// rv32_core
module rv32_core (
  input logic clk,
  input logic rst_n,
  output logic [31:0] imem_addr,
  input logic [31:0] imem_rdata,
  output logic dmem_valid,
  output logic dmem_we,
  output logic [31:0] dmem_addr,
  output logic [31:0] dmem_wdata,
  output logic [3:0] dmem_wstrb,
  input logic dmem_ready,
  input logic [31:0] dmem_rdata,
  output logic mmio_we,
  output logic [31:0] mmio_addr,
  output logic [31:0] mmio_wdata,
  input logic [31:0] mmio_rdata
);
make LEC_CHECK=0 CAP_MARGIN=20 CELL_PAD_IN_SITES_GLOBAL_PLACEMENT=3 CORE_ASPECT_RATIO=0.86 CORE_MARGIN=2 CORE_UTILIZATION=24 CTS_CLUSTER_DIAMETER=112 GPL_ROUTABILITY_DRIVEN=1 HOLD_SLACK_MARGIN=0.08 MIN_ROUTING_LAYER=met1 PLACE_DENSITY=0.88 SETUP_SLACK_MARGIN=2.25 SLEW_MARGIN=35 TNS_END_PERCENT=85 finish   # period 8.66 ns
run.sh (not shown) runs the stock make flow with config.mk's settings and CLKGATE_MAP_FILE=.
Edit:
==> flow/config.mk (replaced) <==
export PLATFORM = sky130hd
export DESIGN_NAME = rv32_core
export DESIGN_NICKNAME = rv32_core
export VERILOG_FILES = /design/flow/design.v
export SDC_FILE = /design/flow/constraint.sdc
export NUM_CORES = 4
export LEC_CHECK = 0
export CAP_MARGIN = 20
export CORE_MARGIN = 2
export CORE_UTILIZATION = 65
export CTS_CLUSTER_SIZE = 40
export MAX_ROUTING_LAYER = met4
export SETUP_SLACK_MARGIN = 0.06
export SLEW_MARGIN = 20
==> flow/constraint.sdc (replaced) <==
create_clock -name core_clock -period 4.97 [get_ports {clk}]
set_input_delay 0.9940 -clock core_clock [delete_from_list [all_inputs] [get_ports {clk}]]
set_output_delay 0.9940 -clock core_clock [all_outputs]
set_load 0.01 [all_outputs]
=> With this change the flow ended with an error in global routing (5_1_grt) with GRT-0116. Area after synthesis does not change. Synthesized cell count does not change. Die area came out lower by well over a third.
Edit:
--- a/flow/config.mk
+++ b/flow/config.mk
@@ -9,6 +9,7 @@
 export CORE_MARGIN = 2
-export CORE_UTILIZATION = 65
-export CTS_CLUSTER_SIZE = 40
-export MAX_ROUTING_LAYER = met4
-export SETUP_SLACK_MARGIN = 0.06
+export CORE_UTILIZATION = 72
+export CTS_CLUSTER_DIAMETER = 375
+export CTS_CLUSTER_SIZE = 33
+export PLACE_DENSITY_LB_ADDON = 0.0
+export SETUP_SLACK_MARGIN = 1.15
 export SLEW_MARGIN = 20
==> flow/constraint.sdc (replaced) <==
create_clock -name core_clock -period 4.32 [get_ports {clk}]
set_input_delay 0.8640 -clock core_clock [delete_from_list [all_inputs] [get_ports {clk}]]
set_output_delay 0.8640 -clock core_clock [all_outputs]
set_load 0.01 [all_outputs]
This time the run never finished: it broke off in clock tree synthesis (4_1_cts), error DPL-0033.
Area after synthesis stays the same.
Die area went down by 9.6%.
Synthesized cell count does not change.
Edit:
--- a/flow/config.mk
+++ b/flow/config.mk
@@ -9,7 +9,5 @@
 export CORE_MARGIN = 2
-export CORE_UTILIZATION = 72
-export CTS_CLUSTER_DIAMETER = 375
-export CTS_CLUSTER_SIZE = 33
-export PLACE_DENSITY_LB_ADDON = 0.0
-export SETUP_SLACK_MARGIN = 1.15
+export CORE_UTILIZATION = 58
+export CTS_CLUSTER_SIZE = 40
+export SETUP_SLACK_MARGIN = -0.16
 export SLEW_MARGIN = 20
==> flow/constraint.sdc (replaced) <==
create_clock -name core_clock -period 4.97 [get_ports {clk}]
set_input_delay 0.9940 -clock core_clock [delete_from_list [all_inputs] [get_ports {clk}]]
set_output_delay 0.9940 -clock core_clock [all_outputs]
set_load 0.01 [all_outputs]
=>
- The changed run produced a layout that fails on setup timing
- area after synthesis is unchanged
- synthesized cell count is unchanged
- die size came out higher by 24%

* * *

rv32_core again, from the RTL that the note above started with.
Settings: LEC_CHECK=0, ABC_AREA=1, CAP_MARGIN=20, CELL_PAD_IN_SITES_DETAIL_PLACEMENT=2, CELL_PAD_IN_SITES_GLOBAL_PLACEMENT=3, CORE_MARGIN=7, CORE_UTILIZATION=40, GPL_TIMING_DRIVEN=0, HOLD_SLACK_MARGIN=0.16, MAX_ROUTING_LAYER=met4, PLACE_DENSITY=0.6, SLEW_MARGIN=35; clock period 8.0 ns.
The baseline aborted during global routing with GRT-0116.
==> next run, changes <==
- ABC_AREA: 1 -> not set
- CELL_PAD_IN_SITES_DETAIL_PLACEMENT: 2 -> not set
- CELL_PAD_IN_SITES_GLOBAL_PLACEMENT: 3 -> not set
- CORE_MARGIN: 7 -> 2
- CORE_UTILIZATION: 40 -> 72
- CTS_CLUSTER_DIAMETER: not set -> 91
- CTS_CLUSTER_SIZE: not set -> 33
- GPL_TIMING_DRIVEN: 0 -> not set
- HOLD_SLACK_MARGIN: 0.16 -> not set
- MAX_ROUTING_LAYER: met4 -> not set
- PLACE_DENSITY: 0.6 -> 0.42
- SETUP_SLACK_MARGIN: not set -> -0.19
- TNS_END_PERCENT: not set -> 100
- clock period: 8.0 -> 4.32 ns (I/O delays scaled with it)
Outcome: Now the flow aborted during clock tree synthesis on DPL-0033; die size goes down by 48%; area after synthesis is lower by 3.6%; synthesized cell count fell by 36%.
==> next run, changes <==
- CORE_UTILIZATION: 72 -> 17
- CTS_CLUSTER_DIAMETER: 91 -> not set
- CTS_CLUSTER_SIZE: 33 -> not set
- PLACE_DENSITY: 0.42 -> 0.6
- SETUP_SLACK_MARGIN: -0.19 -> not set
- SLEW_MARGIN: 35 -> 20
- TNS_END_PERCENT: 100 -> not set
- clock period: 4.32 -> 12.0 ns (I/O delays scaled with it)
Outcome:
- The changed run went through all stages and came out clean
- die area grows to 4.2 times its value
- area after synthesis does not change
- synthesized cell count is unchanged

* * *

rv32_core again, from the RTL that the note above started with.
==> flow/config.mk <==
export PLATFORM = sky130hd
export DESIGN_NAME = rv32_core
export DESIGN_NICKNAME = rv32_core
export VERILOG_FILES = /design/flow/design.v
export SDC_FILE = /design/flow/constraint.sdc
export NUM_CORES = 4
export LEC_CHECK = 0
export CAP_MARGIN = 20
export CELL_PAD_IN_SITES_GLOBAL_PLACEMENT = 1
export CORE_ASPECT_RATIO = 1.51
export CORE_MARGIN = 2
export CORE_UTILIZATION = 24
export CTS_CLUSTER_DIAMETER = 100
export GPL_ROUTABILITY_DRIVEN = 1
export PLACE_DENSITY = 0.88
export SLEW_MARGIN = 35
export TNS_END_PERCENT = 85
==> flow/constraint.sdc <==
create_clock -name core_clock -period 8.66 [get_ports {clk}]
set_input_delay 1.7320 -clock core_clock [delete_from_list [all_inputs] [get_ports {clk}]]
set_output_delay 1.7320 -clock core_clock [all_outputs]
set_load 0.01 [all_outputs]
The first run finished clean.
Next try:
Settings changed: CELL_PAD_IN_SITES_GLOBAL_PLACEMENT 1 to not set, CORE_ASPECT_RATIO 1.51 to not set, CORE_UTILIZATION 24 to 55, CTS_CLUSTER_DIAMETER 100 to not set, CTS_CLUSTER_SIZE set to 37, GPL_ROUTABILITY_DRIVEN 1 to not set, PLACE_DENSITY 0.88 to not set, SETUP_SLACK_MARGIN set to 1.16, SLEW_MARGIN 35 to 20, TNS_END_PERCENT 85 to 5.
Clock period 8.66 ns to 4.24 ns, I/O delays scaled along.
What happened:
- The changed run reached the layout checks and failed them: setup timing
- power rose by well over a third
- worst setup slack loses 2100 ps
- core utilization rose by 42 points
- critical path depth rose by 3
Next try:
Settings changed: ABC_AREA set to 1, CAP_MARGIN 20 to 40, CORE_UTILIZATION 55 to 72, CTS_CLUSTER_DIAMETER set to 95, CTS_CLUSTER_SIZE 37 to 10, HOLD_SLACK_MARGIN set to 0.28, PLACE_DENSITY_LB_ADDON set to 0.0, SETUP_SLACK_MARGIN 1.16 to 0.59, TNS_END_PERCENT 5 to not set.
Clock period 4.24 ns to 2.02 ns, I/O delays scaled along.
Result: With this change the flow aborted during global routing (GRT-0116); area after synthesis grows by about 3.7%; synthesized cell count rises by about 55%; die size decreases by about 20%.
Next try:
Settings changed: ABC_AREA 1 to not set, CAP_MARGIN 40 to 20, CORE_UTILIZATION 72 to 40, CTS_CLUSTER_DIAMETER 95 to not set, CTS_CLUSTER_SIZE 10 to not set, HOLD_SLACK_MARGIN 0.28 to not set, PLACE_DENSITY set to 0.6, PLACE_DENSITY_LB_ADDON 0.0 to not set, SETUP_SLACK_MARGIN 0.59 to 0.98.
Clock period 2.02 ns to 7.63 ns, I/O delays scaled along.
This time the run produced a clean layout. Synthesized area fell by 3.6%. Die area rose by 73%. Synthesized cell count fell by 36%.

* * *

rv32_core again, from the RTL that the note above started with.
## rv32_core
module rv32_core (
  input logic clk,
  input logic rst_n,
  output logic [31:0] imem_addr,
  input logic [31:0] imem_rdata,
  output logic dmem_valid,
  output logic dmem_we,
  output logic [31:0] dmem_addr,
  output logic [31:0] dmem_wdata,
  output logic [3:0] dmem_wstrb,
  input logic dmem_ready,
  input logic [31:0] dmem_rdata,
  output logic mmio_we,
  output logic [31:0] mmio_addr,
  output logic [31:0] mmio_wdata,
  input logic [31:0] mmio_rdata
);
clock: 2.02 ns
lec_check: 0
abc_area: 1
cap_margin: 0
core_aspect_ratio: 1.41
core_margin: 2
core_utilization: 72
cts_cluster_diameter: 95
cts_cluster_size: 10
place_density_lb_addon: 0.0
setup_slack_margin: 0.59
slew_margin: 20
The first run stopped in 5_1_grt.
Next try:
==> flow/config.mk (replaced) <==
export PLATFORM = sky130hd
export DESIGN_NAME = rv32_core
export DESIGN_NICKNAME = rv32_core
export VERILOG_FILES = /design/flow/design.v
export SDC_FILE = /design/flow/constraint.sdc
export NUM_CORES = 4
export LEC_CHECK = 0
export CAP_MARGIN = 20
export CORE_MARGIN = 2
export CORE_UTILIZATION = 40
export PLACE_DENSITY = 0.6
export SLEW_MARGIN = 20
==> flow/constraint.sdc (replaced) <==
create_clock -name core_clock -period 7.63 [get_ports {clk}]
set_input_delay 1.5260 -clock core_clock [delete_from_list [all_inputs] [get_ports {clk}]]
set_output_delay 1.5260 -clock core_clock [all_outputs]
set_load 0.01 [all_outputs]
Outcome: Now the flow produced a clean layout; die area grows by 73%; synthesized area shrinks by 3.6%; synthesized cell count shrinks by 36%.
Next try:
--- a/flow/config.mk
+++ b/flow/config.mk
@@ -7,5 +7,6 @@
 export LEC_CHECK = 0
+export ABC_AREA = 1
 export CAP_MARGIN = 20
 export CORE_MARGIN = 2
-export CORE_UTILIZATION = 40
+export CORE_UTILIZATION = 72
 export PLACE_DENSITY = 0.6
==> flow/constraint.sdc (replaced) <==
create_clock -name core_clock -period 2.02 [get_ports {clk}]
set_input_delay 0.4040 -clock core_clock [delete_from_list [all_inputs] [get_ports {clk}]]
set_output_delay 0.4040 -clock core_clock [all_outputs]
set_load 0.01 [all_outputs]
=> The new run never finished: it broke off in 5_1_grt (GRT-0116). Area after synthesis went up by about 3.7%. Die area drops by about 40%. Synthesized cell count went up by 55%.
No activity file was given, so power comes from the tool's default toggle rates.
